## top
module top(
input clk,
input rst,
input  [31:0] b_rdata,
output [31:0] b_wdata,
output [31:0] addr,
output [3:0] we,
output en,
output rstout
    );
For scale: roughly 2900 cells after synthesis.
make LEC_CHECK=0 ABC_AREA=1 CAP_MARGIN=0 CORE_ASPECT_RATIO=0.5 CORE_MARGIN=2 CORE_UTILIZATION=72 CTS_CLUSTER_DIAMETER=356 CTS_CLUSTER_SIZE=10 HOLD_SLACK_MARGIN=0.28 PLACE_DENSITY=0.38 SETUP_SLACK_MARGIN=0.89 SLEW_MARGIN=20 finish   # period 3.05 ns
run.sh (not shown) runs the stock make flow with config.mk's settings and CLKGATE_MAP_FILE=.
The first run finished with setup timing left.
Next try:
Settings changed: ABC_AREA 1 to unset, CAP_MARGIN 0 to 20, CORE_ASPECT_RATIO 0.5 to unset, CORE_UTILIZATION 72 to 49, CTS_CLUSTER_DIAMETER 356 to unset, CTS_CLUSTER_SIZE 10 to unset, HOLD_SLACK_MARGIN 0.28 to unset, PLACE_DENSITY 0.38 to unset, SETUP_SLACK_MARGIN 0.89 to unset.
Clock period 3.05 ns to 5.68 ns, I/O delays scaled along.
After rerunning: This time the run finished clean. Design area came out lower by 15%. Global-route usage shrinks by 17 points. Setup slack gains 2.6 ns. Combinational power is lower by 69%. Via count fell by 33%. Wire length fell by 30%. Die area came out higher by 35%. Synthesized cell count is lower by 29%. Register-to-register slack is better by 2.6 ns. Hold slack stays flat.


## run 1
Starting RTL as in the previous note.
clock: 7.9 ns
lec_check: 0
abc_area: 1
cap_margin: 25
core_margin: 10
core_utilization: 17
gpl_routability_driven: 0
max_routing_layer: met4
place_density_lb_addon: 0.17
slew_margin: 20
tns_end_percent: 80
> inputs changed (run 1 -> run 2)
==> flow/config.mk <==
export PLATFORM = sky130hd
export DESIGN_NAME = top
export DESIGN_NICKNAME = top
export VERILOG_FILES = /design/flow/design.v
export SDC_FILE = /design/flow/constraint.sdc
export NUM_CORES = 4
export LEC_CHECK = 0
export CAP_MARGIN = 20
export CORE_MARGIN = 2
export CORE_UTILIZATION = 70
export CTS_CLUSTER_DIAMETER = 63
export SLEW_MARGIN = 20
==> flow/constraint.sdc <==
create_clock -name core_clock -period 4.75 [get_ports {clk}]
set_input_delay 0.9500 -clock core_clock [delete_from_list [all_inputs] [get_ports {clk}]]
set_output_delay 0.9500 -clock core_clock [all_outputs]
set_load 0.01 [all_outputs]
Notes after the runs:
- Of run 1 and run 2, only run 2 fails to finish with a clean layout.
- Run 2: core area is about 80% lower than what run 1 reported.
- Run 1 → run 2: fraction of power consumed by the clock network shows a reduction of 6.2 points, post-cts sizing count increased by 61 relative to the old numbers.
The inputs of run 3 differ from those of run 2 as listed below.
diff --git a/flow/config.mk b/flow/config.mk
--- a/flow/config.mk
+++ b/flow/config.mk
@@ -7,0 +8 @@
+export ABC_AREA = 1
@@ -11,0 +13 @@
+export PLACE_DENSITY_LB_ADDON = 0.29
==> flow/constraint.sdc <==
create_clock -name core_clock -period 3.16 [get_ports {clk}]
set_input_delay 0.6320 -clock core_clock [delete_from_list [all_inputs] [get_ports {clk}]]
set_output_delay 0.6320 -clock core_clock [all_outputs]
set_load 0.01 [all_outputs]
Findings:
Run 3 -> stages 100% | layout checks FAIL | negative setup slack. Run 2 and run 3 ended up with nearly the same clock-pin slew of the registers on the worst-case setup and hold paths. Quantity of gates resized following cts, run 2 and run 3, lower one = run 2. Area of the die (run 2 / run 3): 0.929. Run 3 vs. run 2: part of the total power dissipated in the clock network grew by 0.7 points; worst slack at placement lost 1550 ps. Diff run 2 and run 3: signed area change from the synthesized netlist to the final layout higher in run 3. Compared with run 2, run 3 shows worst vdd rail ir drop that has gone up by more than 100%. Compared with run 2, in run 3 clock buffer and inverter area fraction after layout -0.17 points, standard cell area after detailed placement rose by 9.1%. Main logic family after synthesis: simple AND/OR/NAND/NOR gates -> run 3, adder cells -> run 2.
[inputs] run 4 vs run 3
diff --git a/flow/config.mk b/flow/config.mk
--- a/flow/config.mk
+++ b/flow/config.mk
@@ -11,3 +11 @@
-export CORE_UTILIZATION = 70
-export CTS_CLUSTER_DIAMETER = 63
-export PLACE_DENSITY_LB_ADDON = 0.29
+export CORE_UTILIZATION = 71
==> flow/constraint.sdc <==
create_clock -name core_clock -period 7.03 [get_ports {clk}]
set_input_delay 1.4060 -clock core_clock [delete_from_list [all_inputs] [get_ports {clk}]]
set_output_delay 1.4060 -clock core_clock [all_outputs]
set_load 0.01 [all_outputs]
Findings:
Run 4 went all the way through synthesis, placement and routing and the layout is clean on timing, DRC and antenna.
What run 3 reported for power density over cell area has to be multiplied by 0.49 to get the figure for run 4.
Run 3 was routed with more vias than run 4.
There was hardly any difference in setup skew after layout between run 3 and run 4.
## Diff of input files: run 5 against run 4
diff --git a/flow/config.mk b/flow/config.mk
--- a/flow/config.mk
+++ b/flow/config.mk
@@ -8 +7,0 @@
-export ABC_AREA = 1
@@ -11 +10,3 @@
-export CORE_UTILIZATION = 71
+export CORE_UTILIZATION = 72
+export CTS_CLUSTER_DIAMETER = 28
+export SETUP_SLACK_MARGIN = 0.5
==> flow/constraint.sdc <==
create_clock -name core_clock -period 4.93 [get_ports {clk}]
set_input_delay 0.9860 -clock core_clock [delete_from_list [all_inputs] [get_ports {clk}]]
set_output_delay 0.9860 -clock core_clock [all_outputs]
set_load 0.01 [all_outputs]
Results
- Although it ran to completion, run 5 produced a layout that fails the final checks because of negative setup slack.
- Taking run 4 as the reference, in run 5 count of non-CTS buffers in the layout went up 111; sequential element share of the synthesized area went up 3.2 points; global-route usage went up 4.8 points; count of clock buffers in the final design went up 41.
- Of the two values seen for start point of the critical path, po.B_0[2] was produced by run 5 and po.A_2[1] by run 4.
Input changes introduced in run 6 (baseline for comparison: run 5):
diff --git a/flow/config.mk b/flow/config.mk
--- a/flow/config.mk
+++ b/flow/config.mk
@@ -8,0 +9 @@
+export CORE_ASPECT_RATIO = 0.62
@@ -10,3 +11,2 @@
-export CORE_UTILIZATION = 72
-export CTS_CLUSTER_DIAMETER = 28
-export SETUP_SLACK_MARGIN = 0.5
+export CORE_UTILIZATION = 17
+export MAX_ROUTING_LAYER = met4
==> flow/constraint.sdc <==
create_clock -name core_clock -period 6.0 [get_ports {clk}]
set_input_delay 1.2000 -clock core_clock [delete_from_list [all_inputs] [get_ports {clk}]]
set_output_delay 1.2000 -clock core_clock [all_outputs]
set_load 0.01 [all_outputs]
Findings:
Run 6: full flow OK, the timing, design-rule and antenna checks passed
Compared with run 5, run 6 shows a higher diode insertion count for antenna repair.
Critical path depth in cells for run 6: 1 up relative to run 5
Per the comparison of run 6 with run 5, all-layer global routing usage decreased 31 points; shortest clock period the worst path allows after layout increased 370 ps.
Placed instance area was lower in the run labelled run 5.
Relative to run 5, the power after layout of run 6 is lower by about 37%.
Run 6 vs run 5 — utilization dropped 69 points.
Leading power group: registers -> run 6, the clock network -> run 5


build 94:
top again, from the RTL that the note above started with.
export LEC_CHECK = 0
export ABC_AREA = 1
export CAP_MARGIN = 25
export CORE_MARGIN = 10
export CORE_UTILIZATION = 17
export CTS_CLUSTER_DIAMETER = 247
export GPL_ROUTABILITY_DRIVEN = 1
export MAX_ROUTING_LAYER = met4
export PLACE_DENSITY_LB_ADDON = 0.17
export SLEW_MARGIN = 20
export TNS_END_PERCENT = 25
create_clock -name core_clock -period 7.9 [get_ports {clk}]
What build 6 does differently from build 94 at the input level:
Settings: removing PLACE_DENSITY_LB_ADDON (formerly 0.17); changing CORE_UTILIZATION from 17 to 66; removing TNS_END_PERCENT (formerly 25); changing CAP_MARGIN from 25 to 20; changing ABC_AREA from 1 to 0; changing CORE_MARGIN from 10 to 2; changing CTS_CLUSTER_DIAMETER from 247 to 353; changing the clock period (ns, I/O delays scaled along) from 7.9 to 3.11.
Results
Build 6: flow complete, layout not clean; failing: setup timing
[compare] base=build 94 new=build 6: die span in x saw a decrease, cell area after synthesis lost about 7%, area of all sequential standard cells comparable, worst setup slack after layout decreased by 4.22 ns relative to the old numbers.
In the metrics for build 6 and build 94, the one carrying the lower final area is build 6.
Build 6 does better than build 94 on clock period minus worst slack.
Non-clock buffer count: lower on build 94
## Diff of input files: build 37 against build 6
Settings: removing ABC_AREA (formerly 0); changing CTS_CLUSTER_DIAMETER from 353 to 29; changing CORE_UTILIZATION from 66 to 72; setting SETUP_SLACK_MARGIN to 1.51 for the first time; setting CTS_CLUSTER_SIZE to 36 for the first time; setting PLACE_DENSITY to 0.42 for the first time; changing the clock period (ns, I/O delays scaled along) from 3.11 to 5.2.
[summary]
~same final weighted congestion in routability-driven placement in build 37 and build 6
The total power reported for build 37 is smaller than that of build 6 by about 24%.
Build 6 vs build 37, capturing instance or port of the critical path: po.p_wdata[20]$_DFFE_PP_ vs po.p_wdata[13]$_DFFE_PP_
The final report for build 37 shows a completed flow and a layout that fails verification, specifically setup timing.
Looking only at via total after detailed routing, and setting everything else aside, the lower value of build 37 and build 6 goes to build 6.
Of build 37 and build 6, the lower die size belongs to build 37.
Worst setup timing slack at the placement stage is lower on build 6
What build 78 does differently from build 37 at the input level:
Settings: MAX_ROUTING_LAYER no longer set, was met4; PLACE_DENSITY no longer set, was 0.42; SETUP_SLACK_MARGIN no longer set, was 1.51; GPL_ROUTABILITY_DRIVEN no longer set, was 1; CTS_CLUSTER_SIZE now 35, was 36; the clock period (ns, I/O delays scaled along) now 4.0, was 5.2.
==> comparison <==
- Build 78 -> stages 100% | layout checks FAIL | setup timing
- Compared with build 37, build 78 shows a higher final HPWL from detailed placement.
- Between build 78 and build 37, worst hold margin is lower for build 78, build 37 comes in above that.
- Build 78: synthesis-to-finish area growth higher than build 37
- In build 78 relative to build 37, via count had gone up slightly.


Starting RTL as in the previous note.
// top
module top(
input clk,
input rst,
input  [31:0] b_rdata,
output [31:0] b_wdata,
output [31:0] addr,
output [3:0] we,
output en,
output rstout
    );
export LEC_CHECK = 0
export CAP_MARGIN = 20
export CORE_MARGIN = 2
export CORE_UTILIZATION = 72
export CTS_CLUSTER_DIAMETER = 29
export GPL_ROUTABILITY_DRIVEN = 1
export MAX_ROUTING_LAYER = met4
export SETUP_SLACK_MARGIN = 0.25
export SLEW_MARGIN = 20
create_clock -name core_clock -period 4.57 [get_ports {clk}]
The baseline finished with setup timing left.
Next try:
- CORE_UTILIZATION: 72 -> 68
- CTS_CLUSTER_DIAMETER: 29 -> unset
- GPL_ROUTABILITY_DRIVEN: 1 -> unset
- MAX_ROUTING_LAYER: met4 -> unset
- SETUP_SLACK_MARGIN: 0.25 -> unset
- clock period: 4.57 -> 4.93 ns (I/O delays scaled with it)
The changed run completed and failed the layout checks on setup timing. Design area went down by 4.8%. Sequential power went down by 8.1%. Final cell count went down by 0.59%. Total power went down by 31%. Synthesized area does not change. Core utilization went down by 9.1 points. Worst setup slack improves by 0.53 ns.
Next try:
- CORE_UTILIZATION: 68 -> 72
- CTS_CLUSTER_DIAMETER: unset -> 28
- CTS_CLUSTER_SIZE: unset -> 21
- SETUP_SLACK_MARGIN: unset -> 0.25
Effect: The new run finished but fails on setup timing; wire length rises by about a fifth; core utilization rises by 8.6 points; non-clock buffer count rises by 3; cell area rises by a few percent; global-route usage rises by 6.6 points; combinational power rises by about a fifth.
Next try:
- CTS_CLUSTER_DIAMETER: 28 -> 63
- CTS_CLUSTER_SIZE: 21 -> unset
- PLACE_DENSITY_LB_ADDON: unset -> 0.24
- SETUP_SLACK_MARGIN: 0.25 -> 1.4
- clock period: 4.93 -> 4.75 ns (I/O delays scaled with it)
The new run finished with setup timing left.
Sequential power grows by about 3%.
Worst setup slack gets worse by 0.18 ns.
Count of clock-buffer cells in the layout shrinks by 29.
Via count shrinks by 0.65%.
Final area shrinks by 0.89%.
Wire length shrinks by 1.8%.
Clock skew shrinks by 0.0074 ns.
Total power shrinks by 22%.
Utilization shrinks by 0.79 points.
Clock power shrinks by 42%.
Synthesized area stays the same.


## run A
top again, from the RTL that the note above started with.
==> flow/design.v (excerpt) <==
module top(
input clk,
input rst,
input  [31:0] b_rdata,
output [31:0] b_wdata,
output [31:0] addr,
output [3:0] we,
output en,
output rstout
    );
export LEC_CHECK = 0
export CAP_MARGIN = 20
export CORE_MARGIN = 2
export CORE_UTILIZATION = 67
export GPL_ROUTABILITY_DRIVEN = 1
export MAX_ROUTING_LAYER = met4
export SLEW_MARGIN = 20
create_clock -name core_clock -period 4.57 [get_ports {clk}]
From the logs: run A reached the end of the flow and failed the layout checks with negative setup slack.
[inputs] run B vs run A
- CORE_UTILIZATION now 40, was 67
- GPL_ROUTABILITY_DRIVEN no longer set, was 1
- MAX_ROUTING_LAYER no longer set, was met4
- the clock period (ns, I/O delays scaled along) now 5.68, was 4.57
Results
Against run A, the final cell area of run B is lower. Summary — arrival time at the worst endpoint, run B relative to run A: higher, by 300 ps. Having completed the whole flow, run B delivered a layout that passed the timing, design-rule and antenna checks. Run B improves on run A in final critical-path setup slack. Compared with run A, run B shows a higher post-route minimum period. On via count, run B does better than run A. Compared run B against run A; hold-fix buffer count after cts within noise.
Here is what was changed in the inputs of run C compared with run B.
- CORE_UTILIZATION now 58, was 40
- CTS_CLUSTER_SIZE now 25, previously not set
- TNS_END_PERCENT now 5, previously not set
- CTS_CLUSTER_DIAMETER now 379, previously not set
- the clock period (ns, I/O delays scaled along) now 3.55, was 5.68
Notes after the runs:
Run C finished every stage; the final checks, however, were not passed, the failures being negative setup slack. Compare run B and run C | worst hold margin lower: run B. Run B -> run C: number of placed I/O pins delta 0, exact match. Total die size on run C is down relative to run B. Looking at final cell count across run B and run C, the one that comes out lower is run C. Design area: run C lower than run B.
Inputs modified between run C and run D:
- CORE_ASPECT_RATIO newly set to 0.52
- SETUP_SLACK_MARGIN newly set to 1.02
- PLACE_DENSITY_LB_ADDON newly set to 0.0
- CORE_UTILIZATION changed from 58 to 70
- MAX_ROUTING_LAYER newly set to met4
==> results <==
[flow] run D | stages: complete | final checks: fail | reason: negative setup slack. In the metrics for run D and run C, the one carrying the higher half-perimeter wire length after placement is run D. Going from run C to run D, design area was more or less identical, horizontal die dimension increased by about 26% relative to the old numbers, number of DRC markers after the initial detailed-route iteration grew by 1,145, final critical-path setup slack -150 ps. | initial core utilization | higher: run D |. Run C → run D: share of the cycle needed by the critical path after routing rose by 4.2 points, count of boundary I/O pins stayed essentially flat.


main:
Starting RTL as in the previous note.
clock: 6.0 ns
lec_check: 0
cap_margin: 20
core_aspect_ratio: 0.62
core_margin: 8
core_utilization: 17
cts_cluster_size: 85
max_routing_layer: met4
setup_slack_margin: 0.35
slew_margin: 20
The flow did not stop early for main: all stages ran, and the layout cleared the timing, design-rule and antenna checks.
--- input diff main..the feature branch ---
- GPL_ROUTABILITY_DRIVEN: unset -> 1
- CORE_ASPECT_RATIO: 0.62 -> unset
- CTS_CLUSTER_SIZE: 85 -> 40
- CORE_UTILIZATION: 17 -> 72
- PLACE_DENSITY: unset -> 0.64
- CORE_MARGIN: 8 -> 2
- SETUP_SLACK_MARGIN: 0.35 -> unset
- the clock period (ns, I/O delays scaled along): 6.0 -> 4.57
--- outcome ---
- Although it ran to completion, the feature branch produced a layout that fails the final checks because of setup timing.
- main completed; timing, DRC and antenna clean
- Taking main as the reference, in the feature branch site row count fell about 40%; cell count shrank by 33%; filler cell count in the final layout now smaller; tapcell count down 77%.


top again, from the RTL that the note above started with.
==> flow/config.mk <==
export PLATFORM = sky130hd
export DESIGN_NAME = top
export DESIGN_NICKNAME = top
export VERILOG_FILES = /design/flow/design.v
export SDC_FILE = /design/flow/constraint.sdc
export NUM_CORES = 4
export LEC_CHECK = 0
export CAP_MARGIN = 20
export CORE_MARGIN = 2
export CORE_UTILIZATION = 68
export CTS_CLUSTER_DIAMETER = 379
export CTS_CLUSTER_SIZE = 25
export MAX_ROUTING_LAYER = met4
export SETUP_SLACK_MARGIN = 1.02
export SLEW_MARGIN = 20
export TNS_END_PERCENT = 5
==> flow/constraint.sdc <==
create_clock -name core_clock -period 3.55 [get_ports {clk}]
set_input_delay 0.7100 -clock core_clock [delete_from_list [all_inputs] [get_ports {clk}]]
set_output_delay 0.7100 -clock core_clock [all_outputs]
set_load 0.01 [all_outputs]
The first run produced a layout that fails on negative setup slack.
Change:
- CORE_UTILIZATION: 68 -> 66
- CTS_CLUSTER_DIAMETER: 379 -> default
- MAX_ROUTING_LAYER: met4 -> default
- SETUP_SLACK_MARGIN: 1.02 -> 0.72
- TNS_END_PERCENT: 5 -> default
- clock period: 3.55 -> 4.43 ns (I/O delays scaled with it)
The changed run finished with negative setup slack left.
Maximum frequency shrinks by 1.0%.
Cell area grows by 5.2%.
Cell count grows by 1.6%.
Sequential share of layout area shrinks by 1.8 points.
Via count grows by 1.2%.
Total power shrinks by 0.87%.
Count of clock-buffer cells in the layout grows by 13.
Change:
- CORE_UTILIZATION: 66 -> 40
- CTS_CLUSTER_SIZE: 25 -> 53
- SETUP_SLACK_MARGIN: 0.72 -> default
- TNS_END_PERCENT: default -> 50
- clock period: 4.43 -> 6.0 ns (I/O delays scaled with it)
This time the run ran to the end with no violations.
Routed wire length decreases by 6.7%.
Synthesized area is unchanged.
Via count decreases by 7.8%.
Global-route usage decreases by 14 points.
Power decreases by 24%.
Change:
- CAP_MARGIN: 20 -> 15
- CELL_PAD_IN_SITES_DETAIL_PLACEMENT: default -> 1
- CELL_PAD_IN_SITES_GLOBAL_PLACEMENT: default -> 0
- CORE_ASPECT_RATIO: default -> 1.76
- CORE_MARGIN: 2 -> 9
- CORE_UTILIZATION: 40 -> 22
- CTS_CLUSTER_SIZE: 53 -> 28
- HOLD_SLACK_MARGIN: default -> 0.03
- MAX_ROUTING_LAYER: default -> met4
- MIN_ROUTING_LAYER: default -> met2
- SETUP_SLACK_MARGIN: default -> -0.44
- TNS_END_PERCENT: 50 -> 65
Effect: The new run passed the timing, design-rule and antenna checks. Die area climbs by about 100%. Maximum frequency drops by 2.2%. Cell area climbs by about 2.6%. Wire length climbs by 41%.
Change:
- CELL_PAD_IN_SITES_DETAIL_PLACEMENT: 1 -> default
- CTS_CLUSTER_SIZE: 28 -> 64
- HOLD_SLACK_MARGIN: 0.03 -> -0.03
- MIN_ROUTING_LAYER: met2 -> default
- SETUP_SLACK_MARGIN: -0.44 -> 0.35
- TNS_END_PERCENT: 65 -> default
The changed run finished with timing, DRC and antenna clean.
First-iteration DRC count is lower by 77%.
Setup slack is better by 0.28 ns.
Hold slack is better by 0.016 ns.
Change:
- ABC_AREA: default -> 0
- CAP_MARGIN: 15 -> 20
- CELL_PAD_IN_SITES_GLOBAL_PLACEMENT: 0 -> default
- CORE_ASPECT_RATIO: 1.76 -> default
- CORE_MARGIN: 9 -> 2
- CORE_UTILIZATION: 22 -> 61
- CTS_CLUSTER_SIZE: 64 -> default
- GPL_ROUTABILITY_DRIVEN: default -> 1
- HOLD_SLACK_MARGIN: -0.03 -> default
- SETUP_SLACK_MARGIN: 0.35 -> 0.55
- clock period: 6.0 -> 3.11 ns (I/O delays scaled with it)
With this change the flow produced a layout that fails on negative setup slack.
Routed wire length falls by 8.4%.
Global-route usage is higher by 22 points.
Critical path depth decreases by 1.
Power climbs by 90%.
Power and IR drop assume default switching activity.
